**design.v**
```verilog
module MAC(  
  input         clock,  
  input  [7:0]  io_a,  
  input  [7:0]  io_b,  
  input  [15:0] io_c,  
  output [16:0] io_y  
);
  reg [7:0] rA;  
  reg [7:0] rB;  
  reg [15:0] rC;  
  wire [15:0] mult;  
  assign mult = $signed(rA) * $signed(rB);  
  assign io_y = $signed(rC) + $signed(mult);  
  always @(posedge clock) begin
    rA <= io_a;
    rB <= io_b;
    rC <= io_c;
  end
endmodule
module Adder(  
  input         clock,  
  input  [16:0] io_a,  
  input  [16:0] io_b,  
  output [17:0] io_y  
);
  reg [16:0] rA;  
  reg [16:0] rB;  
  assign io_y = $signed(rA) + $signed(rB);  
  always @(posedge clock) begin
    rA <= io_a;
    rB <= io_b;
  end
endmodule
module Adder_8(  
  input         clock,  
  input  [17:0] io_a,  
  input  [17:0] io_b,  
  output [18:0] io_y  
);
  reg [17:0] rA;  
  reg [17:0] rB;  
  assign io_y = $signed(rA) + $signed(rB);  
  always @(posedge clock) begin
    rA <= io_a;
    rB <= io_b;
  end
endmodule
module Adder_12(  
  input         clock,  
  input  [18:0] io_a,  
  input  [18:0] io_b,  
  output [19:0] io_y  
);
  reg [18:0] rA;  
  reg [18:0] rB;  
  assign io_y = $signed(rA) + $signed(rB);  
  always @(posedge clock) begin
    rA <= io_a;
    rB <= io_b;
  end
endmodule
module Adder_14(  
  input         clock,  
  input  [19:0] io_a,  
  input  [19:0] io_b,  
  output [20:0] io_y  
);
  reg [19:0] rA;  
  reg [19:0] rB;  
  assign io_y = $signed(rA) + $signed(rB);  
  always @(posedge clock) begin
    rA <= io_a;
    rB <= io_b;
  end
endmodule
module DotProduct(  
  input         clock,  
  input  [7:0]  io_a_0,
  input  [7:0]  io_a_1,
  input  [7:0]  io_a_2,
  input  [7:0]  io_a_3,
  input  [7:0]  io_a_4,
  input  [7:0]  io_a_5,
  input  [7:0]  io_a_6,
  input  [7:0]  io_a_7,
  input  [7:0]  io_a_8,
  input  [7:0]  io_a_9,
  input  [7:0]  io_a_10,
  input  [7:0]  io_a_11,
  input  [7:0]  io_a_12,
  input  [7:0]  io_a_13,
  input  [7:0]  io_a_14,
  input  [7:0]  io_a_15,
  input  [7:0]  io_b_0,  
  input  [7:0]  io_b_1,  
  input  [7:0]  io_b_2,  
  input  [7:0]  io_b_3,  
  input  [7:0]  io_b_4,  
  input  [7:0]  io_b_5,  
  input  [7:0]  io_b_6,  
  input  [7:0]  io_b_7,  
  input  [7:0]  io_b_8,  
  input  [7:0]  io_b_9,  
  input  [7:0]  io_b_10,  
  input  [7:0]  io_b_11,  
  input  [7:0]  io_b_12,  
  input  [7:0]  io_b_13,  
  input  [7:0]  io_b_14,  
  input  [7:0]  io_b_15,  
  output [20:0] io_y  
);
  wire  m_0_clock;  
  wire [7:0] m_0_io_a;  
  wire [7:0] m_0_io_b;  
  wire [15:0] m_0_io_c;  
  wire [16:0] m_0_io_y;  
  wire  m_1_clock;  
  wire [7:0] m_1_io_a;  
  wire [7:0] m_1_io_b;  
  wire [15:0] m_1_io_c;  
  wire [16:0] m_1_io_y;  
  wire  m_2_clock;  
  wire [7:0] m_2_io_a;  
  wire [7:0] m_2_io_b;  
  wire [15:0] m_2_io_c;  
  wire [16:0] m_2_io_y;  
  wire  m_3_clock;  
  wire [7:0] m_3_io_a;  
  wire [7:0] m_3_io_b;  
  wire [15:0] m_3_io_c;  
  wire [16:0] m_3_io_y;  
  wire  m_4_clock;  
  wire [7:0] m_4_io_a;  
  wire [7:0] m_4_io_b;  
  wire [15:0] m_4_io_c;  
  wire [16:0] m_4_io_y;  
  wire  m_5_clock;  
  wire [7:0] m_5_io_a;  
  wire [7:0] m_5_io_b;  
  wire [15:0] m_5_io_c;  
  wire [16:0] m_5_io_y;  
  wire  m_6_clock;  
  wire [7:0] m_6_io_a;  
  wire [7:0] m_6_io_b;  
  wire [15:0] m_6_io_c;  
  wire [16:0] m_6_io_y;  
  wire  m_7_clock;  
  wire [7:0] m_7_io_a;  
  wire [7:0] m_7_io_b;  
  wire [15:0] m_7_io_c;  
  wire [16:0] m_7_io_y;  
  wire  m_8_clock;  
  wire [7:0] m_8_io_a;  
  wire [7:0] m_8_io_b;  
  wire [15:0] m_8_io_c;  
  wire [16:0] m_8_io_y;  
  wire  m_9_clock;  
  wire [7:0] m_9_io_a;  
  wire [7:0] m_9_io_b;  
  wire [15:0] m_9_io_c;  
  wire [16:0] m_9_io_y;  
  wire  m_10_clock;  
  wire [7:0] m_10_io_a;  
  wire [7:0] m_10_io_b;  
  wire [15:0] m_10_io_c;  
  wire [16:0] m_10_io_y;  
  wire  m_11_clock;  
  wire [7:0] m_11_io_a;  
  wire [7:0] m_11_io_b;  
  wire [15:0] m_11_io_c;  
  wire [16:0] m_11_io_y;  
  wire  m_12_clock;  
  wire [7:0] m_12_io_a;  
  wire [7:0] m_12_io_b;  
  wire [15:0] m_12_io_c;  
  wire [16:0] m_12_io_y;  
  wire  m_13_clock;  
  wire [7:0] m_13_io_a;  
  wire [7:0] m_13_io_b;  
  wire [15:0] m_13_io_c;  
  wire [16:0] m_13_io_y;  
  wire  m_14_clock;  
  wire [7:0] m_14_io_a;  
  wire [7:0] m_14_io_b;  
  wire [15:0] m_14_io_c;  
  wire [16:0] m_14_io_y;  
  wire  m_15_clock;  
  wire [7:0] m_15_io_a;  
  wire [7:0] m_15_io_b;  
  wire [15:0] m_15_io_c;  
  wire [16:0] m_15_io_y;  
  wire  a_0_0_clock;  
  wire [16:0] a_0_0_io_a;  
  wire [16:0] a_0_0_io_b;  
  wire [17:0] a_0_0_io_y;  
  wire  a_0_1_clock;  
  wire [16:0] a_0_1_io_a;  
  wire [16:0] a_0_1_io_b;  
  wire [17:0] a_0_1_io_y;  
  wire  a_0_2_clock;  
  wire [16:0] a_0_2_io_a;  
  wire [16:0] a_0_2_io_b;  
  wire [17:0] a_0_2_io_y;  
  wire  a_0_3_clock;  
  wire [16:0] a_0_3_io_a;  
  wire [16:0] a_0_3_io_b;  
  wire [17:0] a_0_3_io_y;  
  wire  a_0_4_clock;  
  wire [16:0] a_0_4_io_a;  
  wire [16:0] a_0_4_io_b;  
  wire [17:0] a_0_4_io_y;  
  wire  a_0_5_clock;  
  wire [16:0] a_0_5_io_a;  
  wire [16:0] a_0_5_io_b;  
  wire [17:0] a_0_5_io_y;  
  wire  a_0_6_clock;  
  wire [16:0] a_0_6_io_a;  
  wire [16:0] a_0_6_io_b;  
  wire [17:0] a_0_6_io_y;  
  wire  a_0_7_clock;  
  wire [16:0] a_0_7_io_a;  
  wire [16:0] a_0_7_io_b;  
  wire [17:0] a_0_7_io_y;  
  wire  a_1_0_clock;  
  wire [17:0] a_1_0_io_a;  
  wire [17:0] a_1_0_io_b;  
  wire [18:0] a_1_0_io_y;  
  wire  a_1_1_clock;  
  wire [17:0] a_1_1_io_a;  
  wire [17:0] a_1_1_io_b;  
  wire [18:0] a_1_1_io_y;  
  wire  a_1_2_clock;  
  wire [17:0] a_1_2_io_a;  
  wire [17:0] a_1_2_io_b;  
  wire [18:0] a_1_2_io_y;  
  wire  a_1_3_clock;  
  wire [17:0] a_1_3_io_a;  
  wire [17:0] a_1_3_io_b;  
  wire [18:0] a_1_3_io_y;  
  wire  a_2_0_clock;  
  wire [18:0] a_2_0_io_a;  
  wire [18:0] a_2_0_io_b;  
  wire [19:0] a_2_0_io_y;  
  wire  a_2_1_clock;  
  wire [18:0] a_2_1_io_a;  
  wire [18:0] a_2_1_io_b;  
  wire [19:0] a_2_1_io_y;  
  wire  a_3_0_clock;  
  wire [19:0] a_3_0_io_a;  
  wire [19:0] a_3_0_io_b;  
  wire [20:0] a_3_0_io_y;  
  MAC m_0 (  
    .clock(m_0_clock),
    .io_a(m_0_io_a),
    .io_b(m_0_io_b),
    .io_c(m_0_io_c),
    .io_y(m_0_io_y)
  );
  MAC m_1 (  
    .clock(m_1_clock),
    .io_a(m_1_io_a),
    .io_b(m_1_io_b),
    .io_c(m_1_io_c),
    .io_y(m_1_io_y)
  );
  MAC m_2 (  
    .clock(m_2_clock),
    .io_a(m_2_io_a),
    .io_b(m_2_io_b),
    .io_c(m_2_io_c),
    .io_y(m_2_io_y)
  );
  MAC m_3 (  
    .clock(m_3_clock),
    .io_a(m_3_io_a),
    .io_b(m_3_io_b),
    .io_c(m_3_io_c),
    .io_y(m_3_io_y)
  );
  MAC m_4 (  
    .clock(m_4_clock),
    .io_a(m_4_io_a),
    .io_b(m_4_io_b),
    .io_c(m_4_io_c),
    .io_y(m_4_io_y)
  );
  MAC m_5 (  
    .clock(m_5_clock),
    .io_a(m_5_io_a),
    .io_b(m_5_io_b),
    .io_c(m_5_io_c),
    .io_y(m_5_io_y)
  );
  MAC m_6 (  
    .clock(m_6_clock),
    .io_a(m_6_io_a),
    .io_b(m_6_io_b),
    .io_c(m_6_io_c),
    .io_y(m_6_io_y)
  );
  MAC m_7 (  
    .clock(m_7_clock),
    .io_a(m_7_io_a),
    .io_b(m_7_io_b),
    .io_c(m_7_io_c),
    .io_y(m_7_io_y)
  );
  MAC m_8 (  
    .clock(m_8_clock),
    .io_a(m_8_io_a),
    .io_b(m_8_io_b),
    .io_c(m_8_io_c),
    .io_y(m_8_io_y)
  );
  MAC m_9 (  
    .clock(m_9_clock),
    .io_a(m_9_io_a),
    .io_b(m_9_io_b),
    .io_c(m_9_io_c),
    .io_y(m_9_io_y)
  );
  MAC m_10 (  
    .clock(m_10_clock),
    .io_a(m_10_io_a),
    .io_b(m_10_io_b),
    .io_c(m_10_io_c),
    .io_y(m_10_io_y)
  );
  MAC m_11 (  
    .clock(m_11_clock),
    .io_a(m_11_io_a),
    .io_b(m_11_io_b),
    .io_c(m_11_io_c),
    .io_y(m_11_io_y)
  );
  MAC m_12 (  
    .clock(m_12_clock),
    .io_a(m_12_io_a),
    .io_b(m_12_io_b),
    .io_c(m_12_io_c),
    .io_y(m_12_io_y)
  );
  MAC m_13 (  
    .clock(m_13_clock),
    .io_a(m_13_io_a),
    .io_b(m_13_io_b),
    .io_c(m_13_io_c),
    .io_y(m_13_io_y)
  );
  MAC m_14 (  
    .clock(m_14_clock),
    .io_a(m_14_io_a),
    .io_b(m_14_io_b),
    .io_c(m_14_io_c),
    .io_y(m_14_io_y)
  );
  MAC m_15 (  
    .clock(m_15_clock),
    .io_a(m_15_io_a),
    .io_b(m_15_io_b),
    .io_c(m_15_io_c),
    .io_y(m_15_io_y)
  );
  Adder a_0_0 (  
    .clock(a_0_0_clock),
    .io_a(a_0_0_io_a),
    .io_b(a_0_0_io_b),
    .io_y(a_0_0_io_y)
  );
  Adder a_0_1 (  
    .clock(a_0_1_clock),
    .io_a(a_0_1_io_a),
    .io_b(a_0_1_io_b),
    .io_y(a_0_1_io_y)
  );
  Adder a_0_2 (  
    .clock(a_0_2_clock),
    .io_a(a_0_2_io_a),
    .io_b(a_0_2_io_b),
    .io_y(a_0_2_io_y)
  );
  Adder a_0_3 (  
    .clock(a_0_3_clock),
    .io_a(a_0_3_io_a),
    .io_b(a_0_3_io_b),
    .io_y(a_0_3_io_y)
  );
  Adder a_0_4 (  
    .clock(a_0_4_clock),
    .io_a(a_0_4_io_a),
    .io_b(a_0_4_io_b),
    .io_y(a_0_4_io_y)
  );
  Adder a_0_5 (  
    .clock(a_0_5_clock),
    .io_a(a_0_5_io_a),
    .io_b(a_0_5_io_b),
    .io_y(a_0_5_io_y)
  );
  Adder a_0_6 (  
    .clock(a_0_6_clock),
    .io_a(a_0_6_io_a),
    .io_b(a_0_6_io_b),
    .io_y(a_0_6_io_y)
  );
  Adder a_0_7 (  
    .clock(a_0_7_clock),
    .io_a(a_0_7_io_a),
    .io_b(a_0_7_io_b),
    .io_y(a_0_7_io_y)
  );
  Adder_8 a_1_0 (  
    .clock(a_1_0_clock),
    .io_a(a_1_0_io_a),
    .io_b(a_1_0_io_b),
    .io_y(a_1_0_io_y)
  );
  Adder_8 a_1_1 (  
    .clock(a_1_1_clock),
    .io_a(a_1_1_io_a),
    .io_b(a_1_1_io_b),
    .io_y(a_1_1_io_y)
  );
  Adder_8 a_1_2 (  
    .clock(a_1_2_clock),
    .io_a(a_1_2_io_a),
    .io_b(a_1_2_io_b),
    .io_y(a_1_2_io_y)
  );
  Adder_8 a_1_3 (  
    .clock(a_1_3_clock),
    .io_a(a_1_3_io_a),
    .io_b(a_1_3_io_b),
    .io_y(a_1_3_io_y)
  );
  Adder_12 a_2_0 (  
    .clock(a_2_0_clock),
    .io_a(a_2_0_io_a),
    .io_b(a_2_0_io_b),
    .io_y(a_2_0_io_y)
  );
  Adder_12 a_2_1 (  
    .clock(a_2_1_clock),
    .io_a(a_2_1_io_a),
    .io_b(a_2_1_io_b),
    .io_y(a_2_1_io_y)
  );
  Adder_14 a_3_0 (  
    .clock(a_3_0_clock),
    .io_a(a_3_0_io_a),
    .io_b(a_3_0_io_b),
    .io_y(a_3_0_io_y)
  );
  assign io_y = a_3_0_io_y;  
  assign m_0_clock = clock;  
  assign m_0_io_a = io_a_0;  
  assign m_0_io_b = io_b_0;  
  assign m_0_io_c = 16'sh0;  
  assign m_1_clock = clock;  
  assign m_1_io_a = io_a_1;  
  assign m_1_io_b = io_b_1;  
  assign m_1_io_c = 16'sh0;  
  assign m_2_clock = clock;  
  assign m_2_io_a = io_a_2;  
  assign m_2_io_b = io_b_2;  
  assign m_2_io_c = 16'sh0;  
  assign m_3_clock = clock;  
  assign m_3_io_a = io_a_3;  
  assign m_3_io_b = io_b_3;  
  assign m_3_io_c = 16'sh0;  
  assign m_4_clock = clock;  
  assign m_4_io_a = io_a_4;  
  assign m_4_io_b = io_b_4;  
  assign m_4_io_c = 16'sh0;  
  assign m_5_clock = clock;  
  assign m_5_io_a = io_a_5;  
  assign m_5_io_b = io_b_5;  
  assign m_5_io_c = 16'sh0;  
  assign m_6_clock = clock;  
  assign m_6_io_a = io_a_6;  
  assign m_6_io_b = io_b_6;  
  assign m_6_io_c = 16'sh0;  
  assign m_7_clock = clock;  
  assign m_7_io_a = io_a_7;  
  assign m_7_io_b = io_b_7;  
  assign m_7_io_c = 16'sh0;  
  assign m_8_clock = clock;  
  assign m_8_io_a = io_a_8;  
  assign m_8_io_b = io_b_8;  
  assign m_8_io_c = 16'sh0;  
  assign m_9_clock = clock;  
  assign m_9_io_a = io_a_9;  
  assign m_9_io_b = io_b_9;  
  assign m_9_io_c = 16'sh0;  
  assign m_10_clock = clock;  
  assign m_10_io_a = io_a_10;  
  assign m_10_io_b = io_b_10;  
  assign m_10_io_c = 16'sh0;  
  assign m_11_clock = clock;  
  assign m_11_io_a = io_a_11;  
  assign m_11_io_b = io_b_11;  
  assign m_11_io_c = 16'sh0;  
  assign m_12_clock = clock;  
  assign m_12_io_a = io_a_12;  
  assign m_12_io_b = io_b_12;  
  assign m_12_io_c = 16'sh0;  
  assign m_13_clock = clock;  
  assign m_13_io_a = io_a_13;  
  assign m_13_io_b = io_b_13;  
  assign m_13_io_c = 16'sh0;  
  assign m_14_clock = clock;  
  assign m_14_io_a = io_a_14;  
  assign m_14_io_b = io_b_14;  
  assign m_14_io_c = 16'sh0;  
  assign m_15_clock = clock;  
  assign m_15_io_a = io_a_15;  
  assign m_15_io_b = io_b_15;  
  assign m_15_io_c = 16'sh0;  
  assign a_0_0_clock = clock;  
  assign a_0_0_io_a = m_0_io_y;  
  assign a_0_0_io_b = m_1_io_y;  
  assign a_0_1_clock = clock;  
  assign a_0_1_io_a = m_2_io_y;  
  assign a_0_1_io_b = m_3_io_y;  
  assign a_0_2_clock = clock;  
  assign a_0_2_io_a = m_4_io_y;  
  assign a_0_2_io_b = m_5_io_y;  
  assign a_0_3_clock = clock;  
  assign a_0_3_io_a = m_6_io_y;  
  assign a_0_3_io_b = m_7_io_y;  
  assign a_0_4_clock = clock;  
  assign a_0_4_io_a = m_8_io_y;  
  assign a_0_4_io_b = m_9_io_y;  
  assign a_0_5_clock = clock;  
  assign a_0_5_io_a = m_10_io_y;  
  assign a_0_5_io_b = m_11_io_y;  
  assign a_0_6_clock = clock;  
  assign a_0_6_io_a = m_12_io_y;  
  assign a_0_6_io_b = m_13_io_y;  
  assign a_0_7_clock = clock;  
  assign a_0_7_io_a = m_14_io_y;  
  assign a_0_7_io_b = m_15_io_y;  
  assign a_1_0_clock = clock;  
  assign a_1_0_io_a = a_0_0_io_y;  
  assign a_1_0_io_b = a_0_1_io_y;  
  assign a_1_1_clock = clock;  
  assign a_1_1_io_a = a_0_2_io_y;  
  assign a_1_1_io_b = a_0_3_io_y;  
  assign a_1_2_clock = clock;  
  assign a_1_2_io_a = a_0_4_io_y;  
  assign a_1_2_io_b = a_0_5_io_y;  
  assign a_1_3_clock = clock;  
  assign a_1_3_io_a = a_0_6_io_y;  
  assign a_1_3_io_b = a_0_7_io_y;  
  assign a_2_0_clock = clock;  
  assign a_2_0_io_a = a_1_0_io_y;  
  assign a_2_0_io_b = a_1_1_io_y;  
  assign a_2_1_clock = clock;  
  assign a_2_1_io_a = a_1_2_io_y;  
  assign a_2_1_io_b = a_1_3_io_y;  
  assign a_3_0_clock = clock;  
  assign a_3_0_io_a = a_2_0_io_y;  
  assign a_3_0_io_b = a_2_1_io_y;  
endmodule
```
**run.sh**
```bash
#!/bin/bash
# the make line also repeats each setting of config.mk as NAME=value (left out here)
make -C /OpenROAD-flow-scripts/flow DESIGN_CONFIG=/design/flow/config.mk WORK_HOME=/design/flow/orfs CLKGATE_MAP_FILE= finish
```
**config.mk**
```make
export PLATFORM = sky130hd
export DESIGN_NAME = DotProduct
export DESIGN_NICKNAME = DotProduct
export VERILOG_FILES = /design/flow/design.v
export SDC_FILE = /design/flow/constraint.sdc
export NUM_CORES = 4
export LEC_CHECK = 0
export CAP_MARGIN = 20
export CORE_MARGIN = 2
export CORE_UTILIZATION = 64
export SLEW_MARGIN = 20
```
**constraint.sdc**
```tcl
create_clock -name core_clock -period 4.08 [get_ports {clock}]
set_input_delay 0.8160 -clock core_clock [delete_from_list [all_inputs] [get_ports {clock}]]
set_output_delay 0.8160 -clock core_clock [all_outputs]
set_load 0.01 [all_outputs]
```
==> metrics.cfg, run 1 <==
[final_timing]
layout_setup_ws_ns = -0.0765
period_utilisation_layout_pct = 102
hold_ws_ns = 0.440
achievable-frequency_mhz = 241
skew_ns = 0.0275
timing.final.max_slew_violations = 0
max_slew_margin_pct = 54.0
final_number_of_hold_violating_endpoints = 0
grt_setup_unrepaired = true
finalSetupViolCount = 6
min_period_ns = 4.16
tightestPinTransition_ns = 0.685

[pwr]
sequentialPower_mw = 12.0
cellInternalPower_mw = 39.8
p_comb_share_pct = 70.9
sw_frac_of_total_pct = 43.4
p_leak_nw = 39.8
power.share.clock_pct = 12.1
p_comb_mw = 49.8
power_top_consumer = combinational cells
power.clock.total_mw = 8.49
max-vdd-ir-drop_uv = 581
finalPower_mw = 70.2
p_per_area_nw_per_um2 = 842
switching_power_mw = 30.5
seqPwrFrac_pct = 17.1

[grt]
grt_first_pass_wirelength_um = 247000
first_global_vias = 51600
grt_overflow = 0
track_usage_pct = 28.2
antenna_violations_before_repair = 6
grt_start_max_net_pins = 15

[status]
failed_checks = negative setup slack
run_status = failed layout checks

[layout]
final_cell_count_no_fill = 9457
logic_area_um2 = 48800
area_growth_pct = 25.8
design_area_um2 = 83400
finalNetCount = 9870
finish.utilization_pct = 80.8
sequential_cell_area_um2 = 15600
final.fill_count = 6479

[flow_run]
stage_log_warnings = 31
cap_viol_max_count = 0

[floorplanning]
die_height_um = 326
floorplan.initialDensity_pct = 64.3
core.rowCount = 118
floorplan.core_area_um2 = 103000
design.portCount = 278
dieArea_um2 = 106000
fp.dieW_um = 326

[detailed_routing]
drt.antenna.violating_nets = 0
dr.pass1.iters = 6
route.detailed.vias_per_inst = 5.19
vias = 49100
wl_um = 152000
drc = 0
post_dr_wirelength_cell_um = 16.1
initialDrtViolationCount = 2259

[clock_network]
clkSinkCount = 758
cts_root_buf = clkbuf_16
clk_path_buf_depth = 3
cts_hold_repair.buffers = 0
tritoncts = yes
cts_buffers = 88
clk_pin_slew_worst_paths_ns = 0.07
clock_insertion_delay_worst_skew_ns = 0.68
cts-htree-levels = 3

[critical_path]
rr_startpoint = m_8.rA[7]
worst_r2r_endpoint = a_0_4.rA[14]
setup.worst_path.end_class = flip-flop
cp_num_buf_inv = 6
worst_path_dominant_cell_family = adder cells
worst_setup_path_startpoint = m_8.rA[7]
worst_setup_path_endpoint = a_0_4.rA[14]
slowest_stage = fa_2
worst_endpoint_data_arrival_time_ns = 4.70
rrSetupSlack_ns = -0.08
worst-path-max-fanout = 5
worst_path_largest_cell_delay_ns = 0.63
start_kind = flip-flop
critical_path_class = flip-flop to flip-flop
worst-path-stages = 15
ff2ff_path_depth = 15
path_cells = buf_6 > nand2_2 > fa_2 > buf_6 > inv_2 > fa_1 > inv_2 > fa_1 > inv_2 > fa_1 > ha_4 > buf_4 > mux2i_1 > o311a_1 > o211ai_1
crit_required_ns = 4.63

[yosys]
synth.top_cells.by_count = inv_1, fa_1, dfxtp_1
yosys.area_share.simple_pct = 14.4
synth-seq-area-share_pct = 22.9
ys_top_logic_family = adder cells
yosysWarnings = 5
postSynth.asyncResetShare_pct = 0
netlist_top_cells_area = fa_1, dfxtp_1, ha_1
synth.most_common_cell = inv_1
synth_top_flop_cell = dfxtp_1
fa_ha_area_share_pct = 40.5
numSynthFlops = 758
ys_sh_aoi_pct = 8.13
synth_area_um2 = 66300
synth-edff-count = 0
yosys.cell_types.count = 74
synth_mux_share_pct = 0.389
synth-xor-area-share_pct = 5.41
yosysTopAreaCellShare_pct = 27.0
largest_area_contributor_in_the_synthesized_netlist = fa_1
syn_nets = 8755
ys_cells = 6888
synth.yosys.chip_area_um2 = 66300
synthesis.area_per_instance_um2 = 9.63
synthCells = 6888

[worst_hold_path]
timing.hold.worst.class = flip-flop to flip-flop
holdPathStages = 1
worst_hold_path.endpoint = a_2_1.rB[0]
hold_path.startpoint = a_1_3.rA[0]

[place]
dp_cells = 9170
placedInstanceArea_um2 = 75600
dp.final_hpwl_um = 118000
port_buffers = 277
place.gp.congestion = 0.907

[area by class of cell]
| class | instances | share of cell area (%) |
|---|---|---|
| antenna | 2 | 0.00600 |
| clock buffer | 114 | 2.96 |
| clock inverter | 48 | 0.784 |
| inverter | 1448 | 6.52 |
| multi-input combinational | 4676 | 58.5 |
| sequential | 758 | 18.8 |
| tap | 1380 | 2.07 |
| timing repair buffer | 1031 | 10.4 |
[layer usage]
layer,global-route usage [%],vias up,wire length (µm)
met5,0,-,13
met4,6.68,2,3720
met3,3.92,222,6560
met2,48.3,965,75000
met1,38.1,24000,66600
li1,-,23800,-
[through the flow]
step	setup WS, ns	setup TNS, ns
floorplan	-0.0553	-0.0553
global placement	-0.148	-3.28
detailed placement	-0.232	-6.75
CTS	-0.0720	-0.299
global route	-0.233	-4.38
finish	-0.0765	-0.135
[timing repair]
item / in CTS / in global routing
pin swaps: 103 / 360
setup endpoints to repair: 76 / 89
buffers inserted: 50 / 81
cloned: 0 / 0
gates resized: 344 / 763
==> inputs of run 2 (changes only) <==
Settings changed: CAP_MARGIN 20 to 30, CORE_UTILIZATION 64 to 72, GPL_TIMING_DRIVEN set to 1, MAX_ROUTING_LAYER set to met4, SETUP_SLACK_MARGIN set to 1.0, SLEW_MARGIN 20 to 40.
Clock period 4.08 ns to 3.47 ns, I/O delays scaled along.
==> metrics.cfg, run 2 <==
[yosys]
postSynth.asyncResetShare_pct = 0
numSynthFlops = 758
synth-xor-area-share_pct = 5.41
ys_top_logic_family = adder cells
ys_sh_aoi_pct = 8.13
yosysTopAreaCellShare_pct = 27.0
synth-seq-area-share_pct = 22.9
synth_top_flop_cell = dfxtp_1
yosys.cell_types.count = 74
synth_area_um2 = 66300
ys_cells = 6888
synthCells = 6888
synth.yosys.chip_area_um2 = 66300
yosysWarnings = 5
synthesis.area_per_instance_um2 = 9.63
syn_nets = 8755
fa_ha_area_share_pct = 40.5
synth.top_cells.by_count = inv_1, fa_1, dfxtp_1
yosys.area_share.simple_pct = 14.4
largest_area_contributor_in_the_synthesized_netlist = fa_1
synth-edff-count = 0
synth.most_common_cell = inv_1
synth_mux_share_pct = 0.389
netlist_top_cells_area = fa_1, dfxtp_1, ha_1

[grt]
grt_overflow = 12
track_usage_pct = 69.5

[place]
place.gp.congestion = 0.936
dp_worst_setup_slack_ns = -0.849
dp_cells = 9076
dp.final_hpwl_um = 129000
port_buffers = 277

[floorplanning]
dieArea_um2 = 94600
core.rowCount = 111
floorplan.initialDensity_pct = 72.5
fp.dieW_um = 308
die_height_um = 308
floorplan.core_area_um2 = 91500
design.portCount = 278

[status]
run_status = aborted with a tool error
failing_step = global routing (5_1_grt)
error = [ERROR GRT-0232] Routing congestion too high. Check the congestion heatmap in the GUI.

[clock_network]
cts-htree-levels = 3
clkSinkCount = 758
cts_hold_repair.buffers = 0
clk_path_buf_depth = 3
cts_buffers = 85
cts_root_buf = clkbuf_16

[run 2: per-stage QoR]
stage | instance area [µm²] | hold WS [ns]
CTS | 83300 | 0.418
detailed placement | 77700 | 0.453
global placement | 77700 | 0.439
floorplan | 67900 | 0.420
[run 2: per-layer routing]
metal,overflow,global-route usage [%]
met1,0,66.3
met4,10,70.8
met5,-,-
met2,0,90.8
met3,2,45.6
[run 2: timing repair]
item / in CTS
setup buffers: 87
pin swaps: 270
resized: 739
endpoints found under the setup margin: 223
==> inputs of run 3 (changes only) <==
Settings changed: ABC_AREA set to 1, CAP_MARGIN 30 to 5, CORE_UTILIZATION 72 to 58, MAX_ROUTING_LAYER met4 to unset, PLACE_DENSITY set to 0.53, SETUP_SLACK_MARGIN 1.0 to -0.31.
==> metrics.cfg, run 3 <==
[grt]
gr-usage-met1_pct = 34.3
grt_first_pass_wirelength_um = 291000
grt_start_max_net_pins = 15
antenna_violations_before_repair = 9
grt.met2_usage_pct = 49.0
grt_overflow = 0
globalRoute.busiestLayer = met2
global_route.usage.met3_pct = 2.96
track_usage_pct = 27.2
first_global_vias = 61700

[yosys]
synth_area_um2 = 73100
largest_area_contributor_in_the_synthesized_netlist = fa_1
synth.yosys.chip_area_um2 = 73100
synthesis.area_per_instance_um2 = 7.53
ys_sh_aoi_pct = 4.70
synth.top_cells.by_count = inv_1, nand2_1, fa_1
postSynth.asyncResetShare_pct = 0
synth_top_flop_cell = dfxtp_1
synth-seq-area-share_pct = 20.8
synth-xor-area-share_pct = 3.44
synth_mux_share_pct = 0
synth-edff-count = 0
yosysWarnings = 5
synthCells = 9707
ys_top_logic_family = adder cells
yosys.cell_types.count = 36
yosys.area_share.simple_pct = 19.4
ys_cells = 9707
netlist_top_cells_area = fa_1, dfxtp_1, inv_1
syn_nets = 11600
numSynthFlops = 758
synth.most_common_cell = inv_1
yosysTopAreaCellShare_pct = 24.5
fa_ha_area_share_pct = 36.8

[final_timing]
grt_setup_unrepaired = true
final_number_of_hold_violating_endpoints = 0
max_slew_margin_pct = 71.8
achievable-frequency_mhz = 262
skew_ns = 0.0244
period_utilisation_layout_pct = 110
min_period_ns = 3.82
tightestPinTransition_ns = 0.421
finalSetupViolCount = 154
setup_total_negative_slack_ns = -29.62
hold_ws_ns = 0.408
timing.final.max_slew_violations = 0
layout_setup_ws_ns = -0.348

[critical_path]
rr_startpoint = m_12.rA[7]
rrSetupSlack_ns = -0.35
start_kind = flip-flop
critical_path_class = flip-flop to flip-flop
path_cells = nand2_1 > inv_2 > fa_1 > inv_1 > fa_1 > inv_1 > fa_1 > inv_1 > fa_1 > inv_1 > ha_4 > nand2_1 > nor2_2 > nand2_1 > nand2_2 > nand3_2 > nand3_2 > nand2_1
setup.worst_path.end_class = flip-flop
worst_setup_path_endpoint = a_0_6.rA[13]
cp_num_buf_inv = 5
worst_endpoint_data_arrival_time_ns = 4.42
worst_path_dominant_cell_family = adder cells
ff2ff_path_depth = 18
crit_required_ns = 4.07
worst_path_largest_cell_delay_ns = 0.55
worst-path-stages = 18
worst-path-max-fanout = 6
slowest_stage = fa_1
worst_setup_path_startpoint = m_12.rA[7]
worst_r2r_endpoint = a_0_6.rA[13]

[clock_network]
tritoncts = yes
cts_buffers = 94
clock_insertion_delay_worst_skew_ns = 0.71
cts_root_buf = clkbuf_16
clk_pin_slew_worst_paths_ns = 0.06
clkSinkCount = 758
clk_path_buf_depth = 3
cts-htree-levels = 3
cts_hold_repair.buffers = 0

[layout]
design_area_um2 = 90100
finish.utilization_pct = 71.9
finalNetCount = 12400
area_growth_pct = 23.3
final.fill_count = 9919

[detailed_routing]
vias = 59800
drt.antenna.violating_nets = 0
wl_um = 174000
dr.pass1.iters = 6
post_dr_wirelength_cell_um = 14.2
route.detailed.vias_per_inst = 4.86
drc = 0
initialDrtViolationCount = 2904

[floorplanning]
core.rowCount = 130
design.portCount = 278
fp.dieW_um = 359
die_height_um = 359
dieArea_um2 = 129000
floorplan.initialDensity_pct = 58.3
floorplan.core_area_um2 = 125000

[pwr]
cellInternalPower_mw = 47.4
p_comb_mw = 66.1
finalPower_mw = 91.1
power_top_consumer = combinational cells
p_comb_share_pct = 72.6
sequentialPower_mw = 14.2
p_leak_nw = 51.0
p_per_area_nw_per_um2 = 1010
power.share.clock_pct = 11.8
power.clock.total_mw = 10.8
max-vdd-ir-drop_uv = 534
switching_power_mw = 43.7
sw_frac_of_total_pct = 48.0
seqPwrFrac_pct = 15.6

[flow_run]
cap_viol_max_count = 0
stage_log_warnings = 32

[place]
port_buffers = 277
place.gp.congestion = 0.917
placedInstanceArea_um2 = 82300
dp.final_hpwl_um = 143000

[worst_hold_path]
holdPathStages = 1
timing.hold.worst.class = input pin to flip-flop
worst_hold_path.endpoint = m_13.rA[6]
hold_path.startpoint = io_a_13[6]

[status]
failed_checks = negative setup slack
run_status = failed layout checks

-- run 3: final cells by class --
class | count | area (µm²) | share of cell area [%]
clock buffer | 118 | 2610 | 2.90
clock inverter | 57 | 822 | 0.912
antenna | 5 | 12.5 | 0.0139
tap | 1650 | 2060 | 2.29
sequential | 758 | 15600 | 17.3
multi-input combinational | 6040 | 50600 | 56.2
timing repair buffer | 1007 | 8340 | 9.25
inverter | 2668 | 10000 | 11.1
-- run 3: metal layers --
metal	part of all wire, %	up-vias
met4	2.9	0
met2	51	1064
met5	0	-
met3	3.4	288
li1	-	30100
met1	43	28400
-- run 3: per-stage QoR --
| step | worst slack, ns | cells |
|---|---|---|
| 2_1_floorplan | -0.310 | 9707 |
| 3_3_place_gp | -0.540 | 12100 |
| 3_5_place_dp | -0.557 | 12100 |
| 4_1_cts | -0.333 | 12300 |
| 5_1_grt | -0.501 | 12300 |
| 6_report | -0.348 | 12300 |
-- run 3: repair_timing --
item                                    CTS  global route
resized                                 321           825
pin swaps                                58           309
endpoints found under the setup margin  110           138
setup buffers                            14            54
==> inputs of run 4 (changes only) <==
Settings changed: ABC_AREA 1 to unset, CAP_MARGIN 5 to 30, CORE_UTILIZATION 58 to 72, MAX_ROUTING_LAYER set to met4, PLACE_DENSITY 0.53 to unset, SETUP_SLACK_MARGIN -0.31 to unset.
Clock period 3.47 ns to 3.73 ns, I/O delays scaled along.
==> metrics.cfg, run 4 <==
[critical_path]
rrSetupSlack_ns = -0.73
timing.critical_path.mode_cell = fa_1
crit_required_ns = 4.29
worst_endpoint_data_arrival_time_ns = 5.02
ff2ff_path_depth = 15
setup.worst_path.end_class = flip-flop
worst_setup_path_startpoint = m_0.rA[4]
worst-path-stages = 15
worst-path-max-fanout = 7
cp_num_buf_inv = 5
rr_startpoint = m_0.rA[4]
worst_r2r_endpoint = a_0_0.rA[13]
worst_path_dominant_cell_family = adder cells
start_kind = flip-flop
worst_path_largest_cell_delay_ns = 0.56
worst_setup_path_endpoint = a_0_0.rA[13]
critical_path_class = flip-flop to flip-flop
path_cells = and2_4 > fa_1 > inv_1 > fa_1 > fa_1 > fa_1 > inv_2 > ha_4 > inv_1 > o21a_1 > nor3_4 > a2111oi_4 > buf_4 > buf_6 > xnor2_2
slowest_stage = fa_1

[detailed_routing]
wl_um = 194000
drt.antenna.violating_nets = 0
drc = 0
vias = 54300
dr.pass1.iters = 8
post_dr_wirelength_cell_um = 20.9
route.detailed.vias_per_inst = 5.87
initialDrtViolationCount = 4248

[final_timing]
final_number_of_hold_violating_endpoints = 0
timing.final.max_slew_violations = 0
finalSetupViolCount = 106
period_utilisation_layout_pct = 120
achievable-frequency_mhz = 224
max_slew_margin_pct = 55.5
layout_setup_ws_ns = -0.731
tightestPinTransition_ns = 0.662
min_period_ns = 4.46
skew_ns = 0.0256
hold_ws_ns = 0.460
grt_setup_unrepaired = true

[layout]
finalNetCount = 9854
final.fill_count = 3507
logic_area_um2 = 49500
sequential_cell_area_um2 = 15800
final_cell_count_no_fill = 9246
finish.utilization_pct = 91.4
area_growth_pct = 26.1

[flow_run]
cap_viol_max_count = 0
stage_log_warnings = 32

[yosys]
netlist_top_cells_area = fa_1, dfxtp_1, ha_1
syn_nets = 8755
postSynth.asyncResetShare_pct = 0
synthCells = 6888
yosys.cell_types.count = 74
synth.top_cells.by_count = inv_1, fa_1, dfxtp_1
yosysWarnings = 5
largest_area_contributor_in_the_synthesized_netlist = fa_1
synth.yosys.chip_area_um2 = 66300
synth-xor-area-share_pct = 5.41
ys_cells = 6888
numSynthFlops = 758
yosysTopAreaCellShare_pct = 27.0
synth_top_flop_cell = dfxtp_1
yosys.area_share.simple_pct = 14.4
synthesis.area_per_instance_um2 = 9.63
ys_top_logic_family = adder cells
synth.most_common_cell = inv_1
synth_mux_share_pct = 0.389
ys_sh_aoi_pct = 8.13
synth-seq-area-share_pct = 22.9
synth-edff-count = 0
fa_ha_area_share_pct = 40.5
synth_area_um2 = 66300

[pwr]
power.clock.total_mw = 8.59
p_leak_nw = 39.8
power.share.clock_pct = 10.5
seqPwrFrac_pct = 16.3
power_top_consumer = combinational cells
cellInternalPower_mw = 44.6
p_comb_share_pct = 73.2
finalPower_mw = 81.5
p_comb_mw = 59.7
p_per_area_nw_per_um2 = 975
max-vdd-ir-drop_uv = 799
switching_power_mw = 36.9
sw_frac_of_total_pct = 45.2
sequentialPower_mw = 13.3

[clock_network]
clock_insertion_delay_worst_skew_ns = 0.69
clkSinkCount = 758
cts_buffers = 83
tritoncts = yes
cts_hold_repair.buffers = 0
clk_path_buf_depth = 3
clk_pin_slew_worst_paths_ns = 0.07
cts-htree-levels = 3
cts_root_buf = clkbuf_16

[floorplanning]
die_height_um = 308
core.rowCount = 111
floorplan.initialDensity_pct = 72.5
design.portCount = 278
floorplan.core_area_um2 = 91500
fp.dieW_um = 308
dieArea_um2 = 94600

[worst_hold_path]
worst_hold_path.endpoint = a_1_3.rA[0]
holdPathStages = 1
timing.hold.worst.class = flip-flop to flip-flop
hold_path.startpoint = a_0_6.rB[0]

[status]
run_status = failed layout checks
failed_checks = negative setup slack

[grt]
grt_overflow = 0
antenna_violations_before_repair = 10
grt_first_pass_wirelength_um = 278000
grt_start_max_net_pins = 15
first_global_vias = 56600
track_usage_pct = 37.6

[place]
place.gp.congestion = 0.906
dp_worst_setup_slack_ns = -0.484
port_buffers = 277
dp_cells = 8980
dp.final_hpwl_um = 121000

run 4: layer usage:
metal / vias up / share of wire, % / global-route usage, %
li1: 23800 / - / -
met1: 26600 / 36 / 44.6
met2: 2808 / 50 / 64.4
met3: 1018 / 7.1 / 5.03
met4: 0 / 6.6 / 16.2
met5: - / 0 / -
run 4: what timing repair did:
item                       CTS  global route
buffers inserted            74            65
setup endpoints to repair  117           137
pin swaps                  240           285
resized                    604           489
run 4: cell type report:
type | instances | share of cell area, %
sequential | 758 | 18.9
tap | 1186 | 1.77
inverter | 1448 | 6.52
clock inverter | 36 | 0.492
multi-input combinational | 4676 | 59.2
clock buffer | 113 | 2.86
timing repair buffer | 1020 | 10.2
antenna | 9 | 0.0269
run 4: through the flow:
| step | setup TNS [ns] | area, µm² |
|---|---|---|
| after global routing | -40.79 | 83600 |
| after global placement | -14.90 | 76500 |
| after CTS | -14.28 | 81700 |
| final | -30.66 | 83600 |
| after floorplan | -1.58 | 67500 |
| after detailed placement | -21.76 | 76500 |
==> inputs of run 5 (changes only) <==
Settings changed: CAP_MARGIN 30 to 5, CTS_CLUSTER_DIAMETER set to 29, GPL_TIMING_DRIVEN 1 to unset, SETUP_SLACK_MARGIN set to 1.18, SLEW_MARGIN 40 to 20.
Clock period 3.73 ns to 4.11 ns, I/O delays scaled along.
==> metrics.cfg, run 5 <==
[status]
run_status = failed layout checks
failed_checks = negative setup slack

[pwr]
max-vdd-ir-drop_uv = 792
switching_power_mw = 35.1
p_comb_mw = 52.1
p_leak_nw = 38.8
seqPwrFrac_pct = 15.8
power_top_consumer = combinational cells
sequentialPower_mw = 12.2
sw_frac_of_total_pct = 45.2
power.share.clock_pct = 17.1
p_per_area_nw_per_um2 = 936
cellInternalPower_mw = 42.6
p_comb_share_pct = 67.1
power.clock.total_mw = 13.3

[detailed_routing]
wl_um = 190000
vias = 52400
initialDrtViolationCount = 4495
dr.pass1.iters = 6
post_dr_wirelength_cell_um = 21.4
route.detailed.vias_per_inst = 5.90
drt.antenna.violating_nets = 0
drc = 0

[critical_path]
start_kind = flip-flop
worst_r2r_endpoint = a_0_1.rA[15]
worst_endpoint_data_arrival_time_ns = 5.19
worst-path-stages = 11
worst_setup_path_endpoint = a_0_1.rA[15]
rrSetupSlack_ns = -0.44
worst_setup_path_startpoint = m_2.rA[7]
ff2ff_path_depth = 11
rr_startpoint = m_2.rA[7]
timing.critical_path.mode_cell = fa_1
cp_num_buf_inv = 2
path_cells = and2_1 > inv_1 > fa_1 > fa_1 > fa_1 > fa_1 > inv_1 > ha_1 > a41o_4 > o41ai_4 > xnor2_1
worst_path_largest_cell_delay_ns = 0.59
crit_required_ns = 4.75
worst-path-max-fanout = 8
setup.worst_path.end_class = flip-flop
worst_path_dominant_cell_family = adder cells
slowest_stage = fa_1
critical_path_class = flip-flop to flip-flop

[grt]
first_global_vias = 54200
grt_start_max_net_pins = 17
grt_first_pass_wirelength_um = 270000
antenna_violations_before_repair = 9
track_usage_pct = 36.8
grt_overflow = 0

[final_timing]
max_slew_margin_pct = 53.7
final_number_of_hold_violating_endpoints = 0
skew_ns = 0.0315
min_period_ns = 4.55
finalSetupViolCount = 34
tightestPinTransition_ns = 0.676
grt_setup_unrepaired = true
layout_setup_ws_ns = -0.436
timing.final.max_slew_violations = 0
achievable-frequency_mhz = 220
period_utilisation_layout_pct = 111

[yosys]
synth-seq-area-share_pct = 22.9
yosys.cell_types.count = 74
synth.top_cells.by_count = inv_1, fa_1, dfxtp_1
postSynth.asyncResetShare_pct = 0
ys_cells = 6888
fa_ha_area_share_pct = 40.5
synth.yosys.chip_area_um2 = 66300
synth.most_common_cell = inv_1
synth_area_um2 = 66300
synthCells = 6888
syn_nets = 8755
synth_mux_share_pct = 0.389
ys_top_logic_family = adder cells
yosysWarnings = 5
ys_sh_aoi_pct = 8.13
synth_top_flop_cell = dfxtp_1
synth-xor-area-share_pct = 5.41
yosys.area_share.simple_pct = 14.4
synth-edff-count = 0
numSynthFlops = 758
yosysTopAreaCellShare_pct = 27.0
netlist_top_cells_area = fa_1, dfxtp_1, ha_1
synthesis.area_per_instance_um2 = 9.63
largest_area_contributor_in_the_synthesized_netlist = fa_1

[floorplanning]
core.rowCount = 111
dieArea_um2 = 94600
design.portCount = 278
fp.dieW_um = 308
die_height_um = 308
floorplan.initialDensity_pct = 72.5
floorplan.core_area_um2 = 91500

[worst_hold_path]
holdPathStages = 1
worst_hold_path.endpoint = m_13.rA[5]
timing.hold.worst.class = input pin to flip-flop
hold_path.startpoint = io_a_13[5]

[flow_run]
cap_viol_max_count = 0
stage_log_warnings = 31

[place]
placedInstanceArea_um2 = 72400
dp_worst_setup_slack_ns = -0.138
port_buffers = 277
place.gp.congestion = 0.929
dp_cells = 8394
dp.final_hpwl_um = 116000

[clock_network]
cts_buffers = 159
clkSinkCount = 758
clk_pin_slew_worst_paths_ns = 0.06
cts_root_buf = clkbuf_16
cts-htree-levels = 4
tritoncts = yes
clk_path_buf_depth = 3
clock_insertion_delay_worst_skew_ns = 0.79

[layout]
finish.utilization_pct = 90.7
area_growth_pct = 25.1
finalNetCount = 9423
final_cell_count_no_fill = 8884
design_area_um2 = 83000

[run 5: cell type report]
type	instances	area [µm²]
multi-input cells	4676	49800
inverters	1448	5460
clock buffers	191	4310
diodes	7	17.5
clock inverters	105	1360
fillers	3632	8550
flip-flops and latches	758	15800
well taps	1186	1480
repair buffers	513	4710
[run 5: per-layer routing]
layer  vias to the layer above  GRT usage (%)  wire, µm  share of wire (%)
li1                      23000              -         -                  -
met1                     25700           44.7     70700                 37
met2                      2739           61.0     93800                 49
met3                       944           5.42     13500                7.1
met4                         0           17.2     12500                6.5
met5                         -              -         0                  0
[run 5: what timing repair did]
action | in CTS | in global routing
setup endpoints to repair | 196 | 197
gates resized | 488 | 587
pin swaps | 173 | 296
endpoints found under the hold margin | 0 | 0
setup buffers | 78 | 109
hold buffers | 0 | 0
[run 5: metrics by stage]
stage          hold slack [ns]  TNS, ns  power (mW)
3_3_place_gp             0.437   -0.116        52.3
2_1_floorplan            0.420        0        43.4
4_1_cts                  0.444  -0.0235        70.2
3_5_place_dp             0.441   -0.381        53.5
6_report                 0.465    -3.73        77.7
5_1_grt                  0.459    -7.41        82.3
==> inputs of run 6 (changes only) <==
Settings changed: CAP_MARGIN 5 to 20, CORE_UTILIZATION 72 to 52, CTS_CLUSTER_DIAMETER 29 to unset, MAX_ROUTING_LAYER met4 to unset, SETUP_SLACK_MARGIN 1.18 to unset.
Clock period 4.11 ns to 2.52 ns, I/O delays scaled along.
==> metrics.cfg, run 6 <==
[yosys]
synth-edff-count = 0
ys_sh_aoi_pct = 8.13
synth_top_flop_cell = dfxtp_1
synth.yosys.chip_area_um2 = 66300
netlist_top_cells_area = fa_1, dfxtp_1, ha_1
yosysTopAreaCellShare_pct = 27.0
synth.top_cells.by_count = inv_1, fa_1, dfxtp_1
yosysWarnings = 5
yosys.cell_types.count = 74
ys_top_logic_family = adder cells
synth.most_common_cell = inv_1
synth-xor-area-share_pct = 5.41
numSynthFlops = 758
syn_nets = 8755
synth-seq-area-share_pct = 22.9
ys_cells = 6888
synthesis.area_per_instance_um2 = 9.63
postSynth.asyncResetShare_pct = 0
synth_area_um2 = 66300
fa_ha_area_share_pct = 40.5
synth_mux_share_pct = 0.389
yosys.area_share.simple_pct = 14.4
synthCells = 6888
largest_area_contributor_in_the_synthesized_netlist = fa_1

[worst_hold_path]
hold_path.startpoint = io_a_7[2]
holdPathStages = 1
timing.hold.worst.class = input pin to flip-flop
worst_hold_path.endpoint = m_7.rA[2]

[layout]
final.fill_count = 9810
area_growth_pct = 33.0
final_cell_count_no_fill = 9937
finish.utilization_pct = 69.4
sequential_cell_area_um2 = 15800
logic_area_um2 = 51100
finalNetCount = 10100

[grt]
grt_start_max_net_pins = 15
grt_first_pass_wirelength_um = 251000
grt_overflow = 0
first_global_vias = 51000
antenna_violations_before_repair = 6
track_usage_pct = 23.4

[final_timing]
grt_setup_unrepaired = true
hold_ws_ns = 0.245
layout_setup_ws_ns = -1.57
timing.final.max_slew_violations = 0
finalSetupViolCount = 206
period_utilisation_layout_pct = 162
max_slew_margin_pct = 65.7
achievable-frequency_mhz = 245
final_number_of_hold_violating_endpoints = 0
skew_ns = 0.0301
min_period_ns = 4.09
tightestPinTransition_ns = 0.511

[place]
place.gp.congestion = 0.873
port_buffers = 277
dp.final_hpwl_um = 121000
dp_cells = 9647
dp_worst_setup_slack_ns = -1.67

[critical_path]
worst-path-stages = 15
crit_required_ns = 3.10
worst_endpoint_data_arrival_time_ns = 4.66
start_kind = flip-flop
worst_setup_path_endpoint = a_0_3.rA[14]
timing.critical_path.mode_cell = fa_1
path_cells = buf_6 > nand2_4 > fa_2 > buf_6 > fa_1 > inv_1 > fa_1 > inv_1 > fa_1 > inv_2 > ha_4 > buf_4 > a21o_1 > or3_1 > o311ai_4
cp_num_buf_inv = 6
worst_setup_path_startpoint = m_6.rA[7]
worst_path_largest_cell_delay_ns = 0.53
worst_path_dominant_cell_family = adder cells
rr_startpoint = m_6.rA[7]
critical_path_class = flip-flop to flip-flop
slowest_stage = fa_2
setup.worst_path.end_class = flip-flop
rrSetupSlack_ns = -1.57
worst_r2r_endpoint = a_0_3.rA[14]
ff2ff_path_depth = 15
worst-path-max-fanout = 5

[pwr]
power_top_consumer = combinational cells
p_per_area_nw_per_um2 = 1370
max-vdd-ir-drop_uv = 829
power.clock.total_mw = 13.5
p_comb_mw = 87.5
power.share.clock_pct = 11.2
sequentialPower_mw = 19.8
cellInternalPower_mw = 69.8
seqPwrFrac_pct = 16.4
switching_power_mw = 51.0
sw_frac_of_total_pct = 42.2
p_leak_nw = 41.4
finalPower_mw = 121
p_comb_share_pct = 72.4

[clock_network]
cts_root_buf = clkbuf_16
clk_pin_slew_worst_paths_ns = 0.07
clkSinkCount = 758
clk_path_buf_depth = 3
cts-htree-levels = 3
clock_insertion_delay_worst_skew_ns = 0.69
tritoncts = yes
cts_buffers = 91
cts_hold_repair.buffers = 0

[floorplanning]
dieArea_um2 = 130000
floorplan.core_area_um2 = 127000
fp.dieW_um = 361
design.portCount = 278
floorplan.initialDensity_pct = 52.2
core.rowCount = 131
die_height_um = 361

[status]
run_status = failed layout checks
failed_checks = negative setup slack

[flow_run]
stage_log_warnings = 29
cap_viol_max_count = 0

[detailed_routing]
post_dr_wirelength_cell_um = 15.1
wl_um = 150000
dr.pass1.iters = 7
drt.antenna.violating_nets = 0
initialDrtViolationCount = 1758
route.detailed.vias_per_inst = 4.92
drc = 0
vias = 48900

-- run 6: stage by stage --
stage	setup TNS, ns	instance area (µm²)
CTS	-216.42	84900
floorplan	-152.18	68400
global route	-235.46	88200
global placement	-208.18	79500
finish	-210.28	88200
detailed placement	-212.28	79500
-- run 6: layer usage --
metal | track usage (%) | part of all wire (%)
met2 | 37.7 | 46
met3 | 3.56 | 3.9
met1 | 33.4 | 48
met5 | 0 | 0.011
met4 | 5.15 | 2.1
-- run 6: area by class of cell --
type | instances | area share (%)
timing repair buffer | 1222 | 12.1
clock inverter | 45 | 0.542
antenna | 1 | 0.00284
tap | 1662 | 2.36
inverter | 1448 | 6.18
sequential | 758 | 17.9
multi-input combinational | 4676 | 58.0
clock buffer | 125 | 2.98
-- run 6: timing repair --
item / in CTS / in global routing
setup buffers: 76 / 88
pin swaps: 264 / 362
resized: 530 / 780
setup endpoints to repair: 219 / 235
==> inputs of run 7 (changes only) <==
Settings changed: CAP_MARGIN 20 to 30, CORE_MARGIN 2 to 5, CORE_UTILIZATION 52 to 58, GPL_TIMING_DRIVEN set to 1, PLACE_DENSITY set to 0.53, SLEW_MARGIN 20 to 40.
Clock period 2.52 ns to 4.31 ns, I/O delays scaled along.
==> metrics.cfg, run 7 <==
[worst_hold_path]
holdPathStages = 1
worst_hold_path.endpoint = a_1_1.rA[0]
hold_path.startpoint = a_0_2.rA[0]
timing.hold.worst.class = flip-flop to flip-flop

[place]
place.gp.congestion = 0.862
port_buffers = 277
dp_cells = 8929
dp.final_hpwl_um = 115000

[floorplanning]
die_height_um = 348
design.portCount = 278
floorplan.core_area_um2 = 114000
dieArea_um2 = 121000
floorplan.initialDensity_pct = 58.2
core.rowCount = 124
fp.dieW_um = 348

[pwr]
seqPwrFrac_pct = 19.0
p_leak_nw = 37.3
max-vdd-ir-drop_uv = 512
p_comb_share_pct = 67.3
power.clock.total_mw = 8.21
p_per_area_nw_per_um2 = 778
power.share.clock_pct = 13.7
sw_frac_of_total_pct = 43.9
sequentialPower_mw = 11.4
p_comb_mw = 40.4
power_top_consumer = combinational cells
cellInternalPower_mw = 33.6
switching_power_mw = 26.3

[flow_run]
stage_log_warnings = 29
cap_viol_max_count = 0

[detailed_routing]
route.detailed.vias_per_inst = 5.04
drc = 0
wl_um = 138000
antenna_cells = 0
initialDrtViolationCount = 1919
vias = 45900
drt.antenna.violating_nets = 0
post_dr_wirelength_cell_um = 15.1
dr.pass1.iters = 5

[grt]
globalRoute.busiestLayer = met2
track_usage_pct = 23.4
grt.met2_usage_pct = 38.1
grt_start_max_net_pins = 16
global_route.usage.met3_pct = 3.91
grt_first_pass_wirelength_um = 235000
grt_overflow = 0
gr-usage-met1_pct = 32.9
antenna_violations_before_repair = 4
first_global_vias = 47900

[clock_network]
cts_buffers = 89
clk_pin_slew_worst_paths_ns = 0.06
clk_path_buf_depth = 3
clkSinkCount = 758
cts_root_buf = clkbuf_16
cts-htree-levels = 3
clock_insertion_delay_worst_skew_ns = 0.70
tritoncts = yes

[critical_path]
worst_endpoint_data_arrival_time_ns = 4.80
path_cells = and2_1 > fa_1 > inv_1 > fa_1 > inv_1 > fa_1 > inv_1 > fa_1 > inv_1 > ha_1 > inv_1 > o21a_1 > nor3_1 > a2111oi_2 > buf_4 > a21oi_1 > xnor2_1
worst-path-stages = 17
critical_path_class = flip-flop to flip-flop
ff2ff_path_depth = 17
worst_path_largest_cell_delay_ns = 0.54
worst-path-max-fanout = 6
crit_required_ns = 4.92
worst_setup_path_endpoint = a_0_4.rB[15]
setup.worst_path.end_class = flip-flop
slowest_stage = fa_1
cp_num_buf_inv = 6
rr_startpoint = m_9.rB[2]
worst_path_dominant_cell_family = adder cells
timing.critical_path.mode_cell = inv_1
worst_setup_path_startpoint = m_9.rB[2]
start_kind = flip-flop
worst_r2r_endpoint = a_0_4.rB[15]
rrSetupSlack_ns = 0.12

[yosys]
numSynthFlops = 758
synth-seq-area-share_pct = 22.9
synth.most_common_cell = inv_1
yosysTopAreaCellShare_pct = 27.0
synth.yosys.chip_area_um2 = 66300
postSynth.asyncResetShare_pct = 0
synth-edff-count = 0
ys_top_logic_family = adder cells
synthCells = 6888
synthesis.area_per_instance_um2 = 9.63
ys_sh_aoi_pct = 8.13
synth_top_flop_cell = dfxtp_1
yosys.area_share.simple_pct = 14.4
syn_nets = 8755
fa_ha_area_share_pct = 40.5
synth_area_um2 = 66300
netlist_top_cells_area = fa_1, dfxtp_1, ha_1
largest_area_contributor_in_the_synthesized_netlist = fa_1
yosys.cell_types.count = 74
synth.top_cells.by_count = inv_1, fa_1, dfxtp_1
synth-xor-area-share_pct = 5.41
yosysWarnings = 5
ys_cells = 6888
synth_mux_share_pct = 0.389

[final_timing]
skew_ns = 0.0151
final_number_of_hold_violating_endpoints = 0
timing.final.max_slew_violations = 0
max_slew_margin_pct = 55.0
setup_total_negative_slack_ns = 0
grt_setup_unrepaired = true
period_utilisation_layout_pct = 97.3
tightestPinTransition_ns = 0.669
min_period_ns = 4.19
achievable-frequency_mhz = 239
finalSetupViolCount = 0

[layout]
final_cell_count_no_fill = 9113
sequential_cell_area_um2 = 15400
logic_area_um2 = 46300
area_growth_pct = 16.2
final.fill_count = 9283
finalNetCount = 9391
finish.utilization_pct = 67.7

[status]
run_status = no timing/DRC/antenna violations

==> run 7: final cells by class <==
type                       instances  area share [%]
tap                             1512            2.45
timing repair buffer             551            6.29
clock buffer                     113            3.24
inverter                        1448            7.05
multi-input combinational       4676            60.0
sequential                       758            20.0
clock inverter                    55           0.963
==> run 7: per-layer routing <==
metal  up-vias  wire length, µm
met2       691            63900
met4         0             3420
met3       200             6110
li1      22900                -
met1     22100            64600
met5         -                0
==> run 7: through the flow <==
stage	hold WS, ns	cell area [µm²]	total power, mW	setup WS, ns
finish	0.448	77100	60.0	0.118
global placement	0.433	72900	50.0	-0.0615
detailed placement	0.434	72900	50.4	-0.0935
global route	0.459	77100	66.1	-0.0762
floorplan	0.420	66300	39.3	0.0881
CTS	0.454	76200	59.3	0.00154
==> run 7: repair_timing <==
item	in CTS	in global routing
gates cloned	0	0
pin swaps	10	58
hold buffers	0	0
endpoints found under the hold margin	0	0
endpoints found under the setup margin	30	70
buffers inserted	3	13
resized	58	299
==> inputs of run 8 (changes only) <==
Settings changed: CAP_MARGIN 30 to 20, CORE_MARGIN 5 to 2, CORE_UTILIZATION 58 to 71, CTS_CLUSTER_DIAMETER set to 202, GPL_TIMING_DRIVEN 1 to unset, PLACE_DENSITY 0.53 to unset, PLACE_DENSITY_LB_ADDON set to 0.2, SETUP_SLACK_MARGIN set to 0.49, SLEW_MARGIN 40 to 20.
Clock period 4.31 ns to 3.68 ns, I/O delays scaled along.
==> metrics.cfg, run 8 <==
[pwr]
power.clock.total_mw = 9.38
max-vdd-ir-drop_uv = 783
sequentialPower_mw = 13.7
sw_frac_of_total_pct = 47.4
cellInternalPower_mw = 48.6
seqPwrFrac_pct = 14.8
power.share.clock_pct = 10.2
p_comb_share_pct = 75.0
p_per_area_nw_per_um2 = 1070
power_top_consumer = combinational cells
p_comb_mw = 69.3
switching_power_mw = 43.8
p_leak_nw = 40.8

[yosys]
synth_mux_share_pct = 0.389
yosys.cell_types.count = 74
synthCells = 6888
fa_ha_area_share_pct = 40.5
synthesis.area_per_instance_um2 = 9.63
ys_sh_aoi_pct = 8.13
largest_area_contributor_in_the_synthesized_netlist = fa_1
synth.yosys.chip_area_um2 = 66300
syn_nets = 8755
synth-xor-area-share_pct = 5.41
synth.most_common_cell = inv_1
synth_area_um2 = 66300
synth.top_cells.by_count = inv_1, fa_1, dfxtp_1
ys_top_logic_family = adder cells
postSynth.asyncResetShare_pct = 0
netlist_top_cells_area = fa_1, dfxtp_1, ha_1
yosys.area_share.simple_pct = 14.4
ys_cells = 6888
yosysTopAreaCellShare_pct = 27.0
synth-edff-count = 0
yosysWarnings = 5
synth_top_flop_cell = dfxtp_1
numSynthFlops = 758
synth-seq-area-share_pct = 22.9

[place]
placedInstanceArea_um2 = 77100
port_buffers = 277
dp.final_hpwl_um = 125000
place.gp.congestion = 0.938
dp_cells = 9083

[grt]
grt_overflow = 0
track_usage_pct = 39.0
first_global_vias = 59200
antenna_violations_before_repair = 10
grt_first_pass_wirelength_um = 296000
grt_start_max_net_pins = 16

[final_timing]
period_utilisation_layout_pct = 145
setup_total_negative_slack_ns = -63.39
min_period_ns = 5.33
skew_ns = 0.0669
final_number_of_hold_violating_endpoints = 0
achievable-frequency_mhz = 188
tightestPinTransition_ns = 1.21
grt_setup_unrepaired = true
max_slew_margin_pct = 18.7
finalSetupViolCount = 135
hold_ws_ns = 0.442
layout_setup_ws_ns = -1.65
timing.final.max_slew_violations = 0

[clock_network]
cts-htree-levels = 3
clkSinkCount = 758
cts_root_buf = clkbuf_16
cts_buffers = 84
clock_insertion_delay_worst_skew_ns = 0.73
clk_path_buf_depth = 3
clk_pin_slew_worst_paths_ns = 0.07
cts_hold_repair.buffers = 0
tritoncts = yes

[layout]
sequential_cell_area_um2 = 15800
final.fill_count = 3089
design_area_um2 = 86000
area_growth_pct = 29.7
logic_area_um2 = 50300
finalNetCount = 9978
final_cell_count_no_fill = 9436

[detailed_routing]
dr.pass1.iters = 12
wl_um = 234000
drc = 0
vias = 59300
post_dr_wirelength_cell_um = 24.9
drt.antenna.violating_nets = 0
route.detailed.vias_per_inst = 6.28
initialDrtViolationCount = 7138

[critical_path]
start_kind = flip-flop
rrSetupSlack_ns = -1.65
worst_endpoint_data_arrival_time_ns = 5.96
worst-path-stages = 15
timing.critical_path.mode_cell = fa_1
worst_setup_path_endpoint = a_0_0.rB[15]
worst_path_dominant_cell_family = adder cells
ff2ff_path_depth = 15
setup.worst_path.end_class = flip-flop
worst-path-max-fanout = 4
cp_num_buf_inv = 3
path_cells = inv_1 > nor2_1 > fa_1 > fa_1 > fa_1 > inv_1 > fa_1 > inv_1 > ha_4 > o21ai_1 > nand2b_1 > o31a_1 > a311oi_2 > a21oi_1 > xnor2_1
critical_path_class = flip-flop to flip-flop
rr_startpoint = m_1.rB[7]
worst_path_largest_cell_delay_ns = 0.68
worst_r2r_endpoint = a_0_0.rB[15]
slowest_stage = nor2_1
crit_required_ns = 4.31
worst_setup_path_startpoint = m_1.rB[7]

[worst_hold_path]
worst_hold_path.endpoint = a_2_1.rA[0]
timing.hold.worst.class = flip-flop to flip-flop
holdPathStages = 1
hold_path.startpoint = a_1_2.rA[0]

[floorplanning]
fp.dieW_um = 310
floorplan.core_area_um2 = 92900
floorplan.initialDensity_pct = 71.4
die_height_um = 310
dieArea_um2 = 95900
core.rowCount = 112
design.portCount = 278

[flow_run]
stage_log_warnings = 29
cap_viol_max_count = 0

[status]
run_status = failed layout checks
failed_checks = negative setup slack

run 8: layout make-up:
cell class	count	area share, %
clock inverters	48	0.726
flip-flops and latches	758	18.4
repair buffers	1143	11.4
inverters	1448	6.35
well taps	1254	1.82
multi-input cells	4676	58.5
clock buffers	106	2.72
diodes	3	0.00873
run 8: per-stage QoR:
stage	worst slack, ns	util (%)	total power [mW]
floorplan	-0.255	-	48.5
global placement	-0.448	83.0	62.9
detailed placement	-0.615	83.0	65.1
CTS	-0.446	89.2	79.2
global route	-1.54	92.6	96.1
finish	-1.65	92.6	92.4
run 8: metal layers:
metal / global-route usage (%) / wire (µm) / vias up
li1: - / - / 24100
met1: 44.8 / 76700 / 28300
met2: 68.9 / 110000 / 4847
met3: 6.22 / 23900 / 2031
met4: 22.5 / 24200 / 8
met5: 0 / 113 / -
run 8: timing repair:
item / in CTS / in global routing
buffers inserted: 105 / 91
resized: 707 / 624
endpoints found under the setup margin: 189 / 196
pin swaps: 265 / 312
==> inputs of run 9 (changes only) <==
Settings changed: CAP_MARGIN 20 to 5, CTS_CLUSTER_DIAMETER 202 to 177, GPL_TIMING_DRIVEN set to 1, MAX_ROUTING_LAYER set to met4, PLACE_DENSITY_LB_ADDON 0.2 to 0.14, SETUP_SLACK_MARGIN 0.49 to unset, SLEW_MARGIN 20 to 40.
Clock period 3.68 ns to 5.47 ns, I/O delays scaled along.
==> metrics.cfg, run 9 <==
[pwr]
cellInternalPower_mw = 25.0
power.clock.total_mw = 6.34
p_per_area_nw_per_um2 = 607
power_top_consumer = combinational cells
finalPower_mw = 44.8
seqPwrFrac_pct = 20.1
sw_frac_of_total_pct = 44.2
power.share.clock_pct = 14.2
max-vdd-ir-drop_uv = 399
sequentialPower_mw = 9.00
p_comb_mw = 29.4
p_leak_nw = 35.7
switching_power_mw = 19.8
p_comb_share_pct = 65.7

[worst_hold_path]
hold_path.startpoint = a_1_1.rA[0]
holdPathStages = 1
timing.hold.worst.class = flip-flop to flip-flop
worst_hold_path.endpoint = a_2_0.rB[0]

[yosys]
ys_cells = 6888
synth.yosys.chip_area_um2 = 66300
synth-xor-area-share_pct = 5.41
netlist_top_cells_area = fa_1, dfxtp_1, ha_1
yosys.cell_types.count = 74
synth.most_common_cell = inv_1
synthCells = 6888
synth_area_um2 = 66300
fa_ha_area_share_pct = 40.5
synth.top_cells.by_count = inv_1, fa_1, dfxtp_1
yosysWarnings = 5
numSynthFlops = 758
synth-edff-count = 0
ys_top_logic_family = adder cells
largest_area_contributor_in_the_synthesized_netlist = fa_1
yosys.area_share.simple_pct = 14.4
synth-seq-area-share_pct = 22.9
synth_top_flop_cell = dfxtp_1
yosysTopAreaCellShare_pct = 27.0
postSynth.asyncResetShare_pct = 0
synth_mux_share_pct = 0.389
synthesis.area_per_instance_um2 = 9.63
syn_nets = 8755
ys_sh_aoi_pct = 8.13

[clock_network]
clock_insertion_delay_worst_skew_ns = 0.66
cts_hold_repair.buffers = 0
post_cts_buffers = 0
cts-htree-levels = 3
cts_buffers = 88
tritoncts = yes
clk_pin_slew_worst_paths_ns = 0.06
cts_root_buf = clkbuf_16
clk_path_buf_depth = 3
clkSinkCount = 758
ctsResizeCount = 0

[critical_path]
cp_num_buf_inv = 2
slowest_stage = clkdlybuf4s50_1
rr_startpoint = m_2.rB[0]
rrSetupSlack_ns = 0.77
worst_endpoint_data_arrival_time_ns = 4.03
worst_setup_path_endpoint = io_y[14]
worst-path-max-fanout = 4
crit_required_ns = 4.38
worst_path_largest_cell_delay_ns = 0.65
worst_path_dominant_cell_family = AND-OR/OR-AND gates
worst_setup_path_startpoint = a_3_0.rB[0]
critical_path_class = flip-flop to primary output
ff2ff_path_depth = 16
setup.worst_path.end_class = primary output
worst_r2r_endpoint = a_0_1.rA[14]
worst-path-stages = 11
path_cells = ha_1 > inv_1 > fa_1 > nor2b_1 > o21ai_0 > a21boi_1 > o221ai_2 > o21ai_1 > a21oi_1 > xnor2_1 > clkdlybuf4s50_1
start_kind = flip-flop

[final_timing]
timing.final.max_slew_violations = 0
setup_total_negative_slack_ns = 0
max_slew_margin_pct = 46.1
achievable-frequency_mhz = 195
final_number_of_hold_violating_endpoints = 0
finalSetupViolCount = 0
min_period_ns = 5.13
skew_ns = 0.0184
tightestPinTransition_ns = 0.789
period_utilisation_layout_pct = 93.7
grt_setup_unrepaired = false

[place]
dp_cells = 8413
placedInstanceArea_um2 = 70600
dp.final_hpwl_um = 109000
port_buffers = 277
place.gp.congestion = 0.920

[layout]
sequential_cell_area_um2 = 15200
area_growth_pct = 11.3
final.fill_count = 6121
finish.utilization_pct = 79.4
design_area_um2 = 73800
final_cell_count_no_fill = 8579
logic_area_um2 = 45700
finalNetCount = 9116

[flow_run]
stage_log_warnings = 26
cap_viol_max_count = 0

[grt]
grt_start_max_net_pins = 14
track_usage_pct = 30.5
grt_first_pass_wirelength_um = 231000
first_global_vias = 49000
antenna_violations_before_repair = 3
grt_overflow = 0

[status]
run_status = no timing/DRC/antenna violations

[floorplanning]
floorplan.core_area_um2 = 92900
core.rowCount = 112
dieArea_um2 = 95900
floorplan.initialDensity_pct = 71.4
fp.dieW_um = 310
die_height_um = 310
design.portCount = 278

[detailed_routing]
wl_um = 135000
post_dr_wirelength_cell_um = 15.8
route.detailed.vias_per_inst = 5.39
drc = 0
dr.pass1.iters = 8
initialDrtViolationCount = 2393
drt.antenna.violating_nets = 0
vias = 46300

-- run 9: per-layer routing --
layer	vias up	track usage [%]	part of all wire, %
li1	22300	-	-
met1	22700	38.3	43
met2	963	51.2	49
met3	274	4.22	4.4
met4	0	9.67	3.3
met5	-	-	0
-- run 9: layout make-up --
class / instances / area share [%]
inverters: 1448 / 7.37
clock buffers: 119 / 3.36
repair buffers: 277 / 3.76
multi-input cells: 4676 / 61.9
flip-flops and latches: 758 / 20.6
clock inverters: 44 / 0.904
well taps: 1254 / 2.13
diodes: 3 / 0.0102
-- run 9: per-stage QoR --
stage          setup slack, ns  hold WS, ns
6_report                 0.343        0.448
5_1_grt                  0.165        0.454
4_1_cts                  0.375        0.452
3_5_place_dp             0.703        0.437
3_3_place_gp             0.946        0.432
2_1_floorplan             1.25        0.420
No activity file was given, so power comes from the tool's default toggle rates.
